==> v27 <==
==> flow/design.v (excerpt) <==
module alu_top(
    input             clk,
    input      [31:0] a_in,
    input      [31:0] b_in,
    input      [3:0]  aluc_in,
    output reg [31:0] r_out,
    output reg        zero_out,
    output reg        overflow_out
    );
    reg  [31:0] a_q, b_q;
    reg  [3:0]  aluc_q;
    wire [31:0] r;
    wire        zero, overflow;
    alu u_alu(.a(a_q), .b(b_q), .overflow(overflow), .zero(zero), .r(r), .aluc(aluc_q));
    always @(posedge clk) begin
        a_q          <= a_in;
        b_q          <= b_in;
        aluc_q       <= aluc_in;
        r_out        <= r;
        zero_out     <= zero;
        overflow_out <= overflow;
    end
endmodule
make LEC_CHECK=0 ABC_AREA=1 CAP_MARGIN=20 CELL_PAD_IN_SITES_DETAIL_PLACEMENT=1 CELL_PAD_IN_SITES_GLOBAL_PLACEMENT=1 CORE_ASPECT_RATIO=0.72 CORE_MARGIN=7 CORE_UTILIZATION=29 GPL_ROUTABILITY_DRIVEN=0 HOLD_SLACK_MARGIN=-0.08 MIN_ROUTING_LAYER=met2 PLACE_DENSITY_LB_ADDON=0.19 SETUP_SLACK_MARGIN=1.26 SLEW_MARGIN=40 finish   # period 4.31 ns
run.sh (not shown) runs the stock make flow with config.mk's settings and CLKGATE_MAP_FILE=.
==> v20 (differences from v27) <==
Settings changed: ABC_AREA 1 to unset, CELL_PAD_IN_SITES_DETAIL_PLACEMENT 1 to unset, CELL_PAD_IN_SITES_GLOBAL_PLACEMENT 1 to unset, CORE_ASPECT_RATIO 0.72 to unset, CORE_MARGIN 7 to 2, CORE_UTILIZATION 29 to 66, CTS_CLUSTER_DIAMETER set to 62, GPL_ROUTABILITY_DRIVEN 0 to unset, HOLD_SLACK_MARGIN -0.08 to unset, MIN_ROUTING_LAYER met2 to unset, PLACE_DENSITY_LB_ADDON 0.19 to unset, SETUP_SLACK_MARGIN 1.26 to unset, SLEW_MARGIN 40 to 20.
==> flow/constraint.sdc (replaced) <==
create_clock -name core_clock -period 4.88 [get_ports {clk}]
set_input_delay 0.9760 -clock core_clock [delete_from_list [all_inputs] [get_ports {clk}]]
set_output_delay 0.9760 -clock core_clock [all_outputs]
set_load 0.01 [all_outputs]
==> results.txt <==
run metrics: Stages on worst setup path 27, outcome no timing/DRC/antenna violations, Distinct cells, synth 37, final period demand of the worst path 4.05 ns, Crit path largest cell delay approximately 0.38 ns, multi-input combinational area share 60.2%, # nets final 2136, synthesized area ~10000 sq um, Synth Area per Inst 5.96 sq um, via count 17429, Clk. pwr 0.897 mW, Logic Gate Count 1298, clk cell area share 1.92%
# the run above: v27

==> results.txt <==
run metrics: maximum clock insertion buffer count 2, via count 11268, synthesized area 9160 sq um, cts repair resizes 4, wire length per cell approximately 25 microns, # nets final about 1600, outcome complete, but fails checks, Finished Core Util 90.1%, Synth Area per Inst 8.20 sq um, Logic Gate Count 877, final period demand of the worst path 5.88 ns, Setup WS post-layout -1.00 ns, Final setup viols 3, post-place setup slack -0.489 ns, Distinct cells, synth 84, Stages on worst setup path 21, Failed Checks negative setup slack, multi-input combinational area share 54.7%, Crit path largest cell delay 0.59 ns, Clk. pwr around 0.76 mW
# the run above: v20


---

==> run a <==
==> flow/design.v <==
`timescale 1ns / 1ps
module alu_top(
    input             clk,
    input      [31:0] a_in,
    input      [31:0] b_in,
    input      [3:0]  aluc_in,
    output reg [31:0] r_out,
    output reg        zero_out,
    output reg        overflow_out
    );
    reg  [31:0] a_q, b_q;
    reg  [3:0]  aluc_q;
    wire [31:0] r;
    wire        zero, overflow;
    alu u_alu(.a(a_q), .b(b_q), .overflow(overflow), .zero(zero), .r(r), .aluc(aluc_q));
    always @(posedge clk) begin
        a_q          <= a_in;
        b_q          <= b_in;
        aluc_q       <= aluc_in;
        r_out        <= r;
        zero_out     <= zero;
        overflow_out <= overflow;
    end
endmodule

`timescale 1ns / 1ps
module alu(
    input [31:0]a,
    input [31:0]b,
    output overflow,
    output zero,
    output [31:0]r,
    input [3:0] aluc   
    );
    parameter Add    =    3'b000;     
    parameter Addu    =    3'b010;     
    parameter Sub    =     3'b001;     
    parameter Subu    =    3'b011;     
    parameter And    =    3'b100;     
    parameter Or    =    3'b101;     
    parameter Xor    =    3'b110;     
	 parameter Lui1    =    3'b111;     
	 wire signed [31:0] sa=a,sb=b;
	 reg [32:0]result;
always@(*)begin
        case(aluc)
            Addu: begin
                result=a+b;
            end
            Subu: begin
                result=a-b;
            end
            Add: begin
                result=sa+sb;
            end
            Sub: begin
                result=sa-sb;
            end
            And: begin
                result=a&b;
            end
            Or: begin
                result=a|b;
            end
            Xor: begin
                result=a^b;
            end
            Lui1: begin
				result = {b[15:0], 16'b0};
				end
            default:
                result=a+b;
        endcase
    end
    assign r=result[31:0];
    assign zero=(r==32'b0)?1:0;
    assign overflow=result[32];
endmodule
==> flow/run.sh <==
#!/bin/bash
# the make line also repeats each setting of config.mk as NAME=value (left out here)
make -C /OpenROAD-flow-scripts/flow DESIGN_CONFIG=/design/flow/config.mk WORK_HOME=/design/flow/orfs CLKGATE_MAP_FILE= finish
==> flow/config.mk <==
export PLATFORM = sky130hd
export DESIGN_NAME = alu_top
export DESIGN_NICKNAME = alu_top
export VERILOG_FILES = /design/flow/design.v
export SDC_FILE = /design/flow/constraint.sdc
export NUM_CORES = 4
export LEC_CHECK = 0
export CAP_MARGIN = 40
export CORE_MARGIN = 2
export CORE_UTILIZATION = 72
export CTS_CLUSTER_DIAMETER = 93
export CTS_CLUSTER_SIZE = 20
export HOLD_SLACK_MARGIN = 0.13
export PLACE_DENSITY = 0.8
export SLEW_MARGIN = 20
==> flow/constraint.sdc <==
create_clock -name core_clock -period 5.5 [get_ports {clk}]
set_input_delay 1.1000 -clock core_clock [delete_from_list [all_inputs] [get_ports {clk}]]
set_output_delay 1.1000 -clock core_clock [all_outputs]
set_load 0.01 [all_outputs]
==> inputs of run b, as changes to run a <==
Settings changed: CAP_MARGIN 40 to 20, CORE_UTILIZATION 72 to 71, CTS_CLUSTER_DIAMETER 93 to not set, CTS_CLUSTER_SIZE 20 to 15, HOLD_SLACK_MARGIN 0.13 to -0.1, PLACE_DENSITY 0.8 to not set, PLACE_DENSITY_LB_ADDON set to 0.24, SETUP_SLACK_MARGIN set to -0.41.
==> flow/constraint.sdc (replaced) <==
create_clock -name core_clock -period 4.71 [get_ports {clk}]
set_input_delay 0.9420 -clock core_clock [delete_from_list [all_inputs] [get_ports {clk}]]
set_output_delay 0.9420 -clock core_clock [all_outputs]
set_load 0.01 [all_outputs]
==> inputs of run c, as changes to run a <==
Settings changed: CAP_MARGIN 40 to 20, CORE_UTILIZATION 72 to 40, CTS_CLUSTER_DIAMETER 93 to not set, CTS_CLUSTER_SIZE 20 to 100, HOLD_SLACK_MARGIN 0.13 to not set, PLACE_DENSITY 0.8 to not set, TNS_END_PERCENT set to 5.
==> flow/constraint.sdc (replaced) <==
create_clock -name core_clock -period 6.0 [get_ports {clk}]
set_input_delay 1.2000 -clock core_clock [delete_from_list [all_inputs] [get_ports {clk}]]
set_output_delay 1.2000 -clock core_clock [all_outputs]
set_load 0.01 [all_outputs]
==> summary of the runs <==
Against run a, the wire length of run c is smaller by 2.5%. Against run c, the hold slack of run a is higher by 0.013 ns. Run b failed in clock tree synthesis on DPL-0038. Run c completed with no timing, DRC or antenna violations. Run a completed, yet does not pass: negative setup slack. In run a the cell count is smaller than in run c, by about 5.6%. Between run a and run c, the lower setup slack is in run a (gap 0.62 ns). In run c the utilization is lower than in run a, by 40 points.
==> figures <==
	run b	run c	run a
Outcome	did not finish	no timing/DRC/antenna violations	failed layout checks
Failing step	clock tree synthesis	-	-
Layout check failures	-	-	negative setup slack
Worst EP required	-	6.29 ns	5.81 ns
Final Worst Setup Slack	-	0.357 ns	-0.261 ns
Fraction of area in registers	-	18.7%	18.4%
Dominant kind of cell by area	-	logic gates	logic gates
Non-clock buffer instance count of the final layout	-	137	166
DR pass1 iterations	-	6	10
HPWL reported at the end of detailed placement	33.6 mm	25.6 mm	23.1 mm
Comb pwr	-	1.03 mW	1.20 mW
Critical Path Most Common Cell	-	or4_1	or4_1
Final worst path period share	-	94.0%	105%
Power figures rest on the tool's default switching activity, not on a simulated workload.
